==> garnet <==
==> flow/design.v <==
module fir_filter(
    input               		clk,
    input               		n_rst,
    input  		signed	[7:0] 	din,    
    output reg 	signed 	[7:0] 	dout 
);
localparam signed B0 = -24;
localparam signed B1 = -21;
localparam signed B2 =   0;
localparam signed B3 =  37;
localparam signed B4 =  80;
localparam signed B5 = 114;
localparam signed B6 = 127;
reg signed [7:0] din_d;
reg signed [7:0] din_d1;
reg signed [7:0] din_d2;
reg signed [7:0] din_d3;
reg signed [7:0] din_d4;
reg signed [7:0] din_d5;
reg signed [7:0] din_d6;
reg signed [7:0] din_d7;
reg signed [7:0] din_d8;
reg signed [7:0] din_d9;
reg signed [7:0] din_d10;
reg signed [7:0] din_d11;
reg signed [7:0] din_d12;
wire signed [8:0] sum_w0;
wire signed [8:0] sum_w1;
wire signed [8:0] sum_w2;
wire signed [8:0] sum_w3;
wire signed [8:0] sum_w4;
wire signed [8:0] sum_w5;
wire signed [8:0] sum_w6;
wire signed [16:0] mul_0;
wire signed [16:0] mul_1;
wire signed [16:0] mul_2;
wire signed [16:0] mul_3;
wire signed [16:0] mul_4;
wire signed [16:0] mul_5;
wire signed [16:0] mul_6;
reg signed [16:0] mul_0d;
reg signed [16:0] mul_1d;
reg signed [16:0] mul_2d;
reg signed [16:0] mul_3d;
reg signed [16:0] mul_4d;
reg signed [16:0] mul_5d;
reg signed [16:0] mul_6d;
wire signed [17:0] sum_w00;
wire signed [17:0] sum_w01;
wire signed [17:0] sum_w02;
wire signed [17:0] sum_w03;
reg signed [17:0] sum_w00d;
reg signed [17:0] sum_w01d;
reg signed [17:0] sum_w02d;
reg signed [17:0] sum_w03d;
wire signed [18:0] sum_w000;
wire signed [18:0] sum_w001;
wire signed [19:0] sum_all;
wire signed [7:0] sum_finish;
always @(posedge clk or negedge n_rst) begin
	if (!n_rst) begin 
		din_d <= 8'h0;
	end
	else begin 
		din_d <= din;
	end
end
always @(posedge clk or negedge n_rst) begin
    if (!n_rst) begin 
        dout <= 8'sd0;
	end
    else begin 
        dout <= sum_finish;
	end
end
always @(posedge clk or negedge n_rst) begin
    if (!n_rst) begin
        din_d1  <= 8'sd0; 
        din_d2  <= 8'sd0; 
        din_d3  <= 8'sd0; 
        din_d4  <= 8'sd0;
        din_d5  <= 8'sd0; 
        din_d6  <= 8'sd0; 
        din_d7  <= 8'sd0; 
        din_d8  <= 8'sd0;
        din_d9  <= 8'sd0; 
        din_d10 <= 8'sd0; 
        din_d11 <= 8'sd0; 
        din_d12 <= 8'sd0;
    end else begin
        din_d1  <= din_d;
        din_d2  <= din_d1;
        din_d3  <= din_d2;
        din_d4  <= din_d3;
        din_d5  <= din_d4;
        din_d6  <= din_d5;
        din_d7  <= din_d6;
        din_d8  <= din_d7;
        din_d9  <= din_d8;
        din_d10 <= din_d9;
        din_d11 <= din_d10;
        din_d12 <= din_d11;
    end
end
assign sum_w0 = $signed(din_d) + $signed(din_d12);
assign sum_w1 = $signed(din_d1) + $signed(din_d11);
assign sum_w2 = $signed(din_d2) + $signed(din_d10);
assign sum_w3 = $signed(din_d3) + $signed(din_d9);
assign sum_w4 = $signed(din_d4) + $signed(din_d8);
assign sum_w5 = $signed(din_d5) + $signed(din_d7);
assign sum_w6 = {din_d6[7], din_d6};   
assign mul_0 = $signed(B0) * $signed(sum_w0);
assign mul_1 = $signed(B1) * $signed(sum_w1);
assign mul_2 = $signed(B2) * $signed(sum_w2);
assign mul_3 = $signed(B3) * $signed(sum_w3);
assign mul_4 = $signed(B4) * $signed(sum_w4);
assign mul_5 = $signed(B5) * $signed(sum_w5);
assign mul_6 = $signed(B6) * $signed(sum_w6);
always @(posedge clk or negedge n_rst) begin
    if (!n_rst) begin 
        mul_0d <= 17'sd0;
        mul_1d <= 17'sd0;
        mul_2d <= 17'sd0;
        mul_3d <= 17'sd0;
        mul_4d <= 17'sd0;
        mul_5d <= 17'sd0;
        mul_6d <= 17'sd0;
    end 
	else begin 
        mul_0d <= mul_0;
        mul_1d <= mul_1;
        mul_2d <= mul_2;
        mul_3d <= mul_3;
        mul_4d <= mul_4;
        mul_5d <= mul_5;
        mul_6d <= mul_6;
    end
end
assign sum_w00 = $signed(mul_0d) + $signed(mul_1d); 
assign sum_w01 = $signed(mul_2d) + $signed(mul_3d); 
assign sum_w02 = $signed(mul_4d) + $signed(mul_5d);
assign sum_w03 = $signed(mul_6d);
always @(posedge clk or negedge n_rst) begin
    if (!n_rst) begin
        sum_w00d <= 18'sd0;
        sum_w01d <= 18'sd0;
        sum_w02d <= 18'sd0;
        sum_w03d <= 18'sd0;
    end 
	else begin
        sum_w00d <= sum_w00;
        sum_w01d <= sum_w01;
        sum_w02d <= sum_w02;
        sum_w03d <= sum_w03;
    end
end
assign sum_w000 = $signed(sum_w00d) + $signed(sum_w01d); 
assign sum_w001 = $signed(sum_w02d) + $signed(sum_w03d);
assign sum_all = $signed(sum_w000) + $signed(sum_w001);
assign sum_finish =	((sum_all[19]) && (sum_all[18:16] != 3'b111))? 8'h81 : 
 					((!sum_all[19]) && (sum_all[18:16] != 3'b000))? 8'h7F : sum_all[16:9];
endmodule
==> flow/run.sh <==
#!/bin/bash
# the make line also repeats each setting of config.mk as NAME=value (left out here)
make -C /OpenROAD-flow-scripts/flow DESIGN_CONFIG=/design/flow/config.mk WORK_HOME=/design/flow/orfs CLKGATE_MAP_FILE= finish
==> flow/config.mk <==
export PLATFORM = sky130hd
export DESIGN_NAME = fir_filter
export DESIGN_NICKNAME = fir_filter
export VERILOG_FILES = /design/flow/design.v
export SDC_FILE = /design/flow/constraint.sdc
export NUM_CORES = 4
export LEC_CHECK = 0
export CAP_MARGIN = 30
export CELL_PAD_IN_SITES_DETAIL_PLACEMENT = 1
export CORE_ASPECT_RATIO = 1.82
export CORE_MARGIN = 9
export CORE_UTILIZATION = 40
export CTS_CLUSTER_SIZE = 34
export GPL_ROUTABILITY_DRIVEN = 0
export GPL_TIMING_DRIVEN = 1
export MAX_ROUTING_LAYER = met4
export MIN_ROUTING_LAYER = met1
export PLACE_DENSITY_LB_ADDON = 0.07
export SLEW_MARGIN = 25
==> flow/constraint.sdc <==
create_clock -name core_clock -period 6.0 [get_ports {clk}]
set_input_delay 1.2000 -clock core_clock [delete_from_list [all_inputs] [get_ports {clk}]]
set_output_delay 1.2000 -clock core_clock [all_outputs]
set_load 0.01 [all_outputs]
==> yarrow (differences from garnet) <==
==> flow/config.mk (replaced) <==
export PLATFORM = sky130hd
export DESIGN_NAME = fir_filter
export DESIGN_NICKNAME = fir_filter
export VERILOG_FILES = /design/flow/design.v
export SDC_FILE = /design/flow/constraint.sdc
export NUM_CORES = 4
export LEC_CHECK = 0
export CAP_MARGIN = 20
export CORE_MARGIN = 2
export CORE_UTILIZATION = 58
export SETUP_SLACK_MARGIN = 0.96
export SLEW_MARGIN = 20
==> flow/constraint.sdc (replaced) <==
create_clock -name core_clock -period 4.95 [get_ports {clk}]
set_input_delay 0.9900 -clock core_clock [delete_from_list [all_inputs] [get_ports {clk}]]
set_output_delay 0.9900 -clock core_clock [all_outputs]
set_load 0.01 [all_outputs]
==> cedar (differences from garnet) <==
==> flow/config.mk (replaced) <==
export PLATFORM = sky130hd
export DESIGN_NAME = fir_filter
export DESIGN_NICKNAME = fir_filter
export VERILOG_FILES = /design/flow/design.v
export SDC_FILE = /design/flow/constraint.sdc
export NUM_CORES = 4
export LEC_CHECK = 0
export ABC_AREA = 1
export CAP_MARGIN = 20
export CORE_MARGIN = 2
export CORE_UTILIZATION = 70
export PLACE_DENSITY_LB_ADDON = 0.14
export SLEW_MARGIN = 20
==> flow/constraint.sdc (replaced) <==
create_clock -name core_clock -period 4.52 [get_ports {clk}]
set_input_delay 0.9040 -clock core_clock [delete_from_list [all_inputs] [get_ports {clk}]]
set_output_delay 0.9040 -clock core_clock [all_outputs]
set_load 0.01 [all_outputs]
==> pepper (differences from garnet) <==
==> flow/config.mk (replaced) <==
export PLATFORM = sky130hd
export DESIGN_NAME = fir_filter
export DESIGN_NICKNAME = fir_filter
export VERILOG_FILES = /design/flow/design.v
export SDC_FILE = /design/flow/constraint.sdc
export NUM_CORES = 4
export LEC_CHECK = 0
export CAP_MARGIN = 20
export CORE_MARGIN = 10
export CORE_UTILIZATION = 40
export GPL_TIMING_DRIVEN = 0
export SLEW_MARGIN = 35
==> qor summary <==
item	pepper	yarrow	garnet	cedar
Slew at the pin closest to its max-slew limit	0.843 ns	0.887 ns	0.752 ns	0.931 ns
Multi-input logic portion of the cell area	47.4%	49.7%	48.0%	50.3%
Mux frac, synth	0.226%	0.226%	0.226%	0%
Worst hold path startpoint	mul_3d[7]	mul_3d[8]	mul_3d[2]	mul_6d[8]
Number of OpenROAD warnings	40	49	42	45
Post CTS Setup Buffer Count	0	60	0	4
First-pass GRT wire length	46.0 mm	49.8 mm	60.0 mm	57.2 mm
Area of the multi-input gates	8530 µm²	9950 µm²	8520 µm²	9790 µm²
Tap Count	525	341	500	319
Crit path largest cell delay	0.49 ns	0.56 ns	0.54 ns	0.51 ns
Final Cell Area	18000 µm²	20000 µm²	17800 µm²	19500 µm²
Fraction of met3 tracks used by global routing	1.65%	2.63%	1.32%	2.74%
Capture endpoint of the worst hold path	sum_w01d[7]	sum_w01d[8]	sum_w01d[2]	sum_w03d[8]
Status	finished clean	finished clean	finished clean	failed layout checks
Violated checks	-	-	-	negative setup slack
Count of cell instances traversed by the critical path	22	22	22	23
Core utilization before placement	40.4%	59.4%	40.6%	71.4%
Fraction of synthesized cell area in xor and xnor cells	6.77%	6.77%	6.77%	6.89%
Average footprint of a synthesized cell	11.6 µm²	11.6 µm²	11.6 µm²	10.3 µm²
Fin crit period	5.49 ns	4.69 ns	5.54 ns	4.78 ns
Count of standard-cell rows	73	60	98	56
Mapped Area	16000 µm²	16000 µm²	16000 µm²	16800 µm²
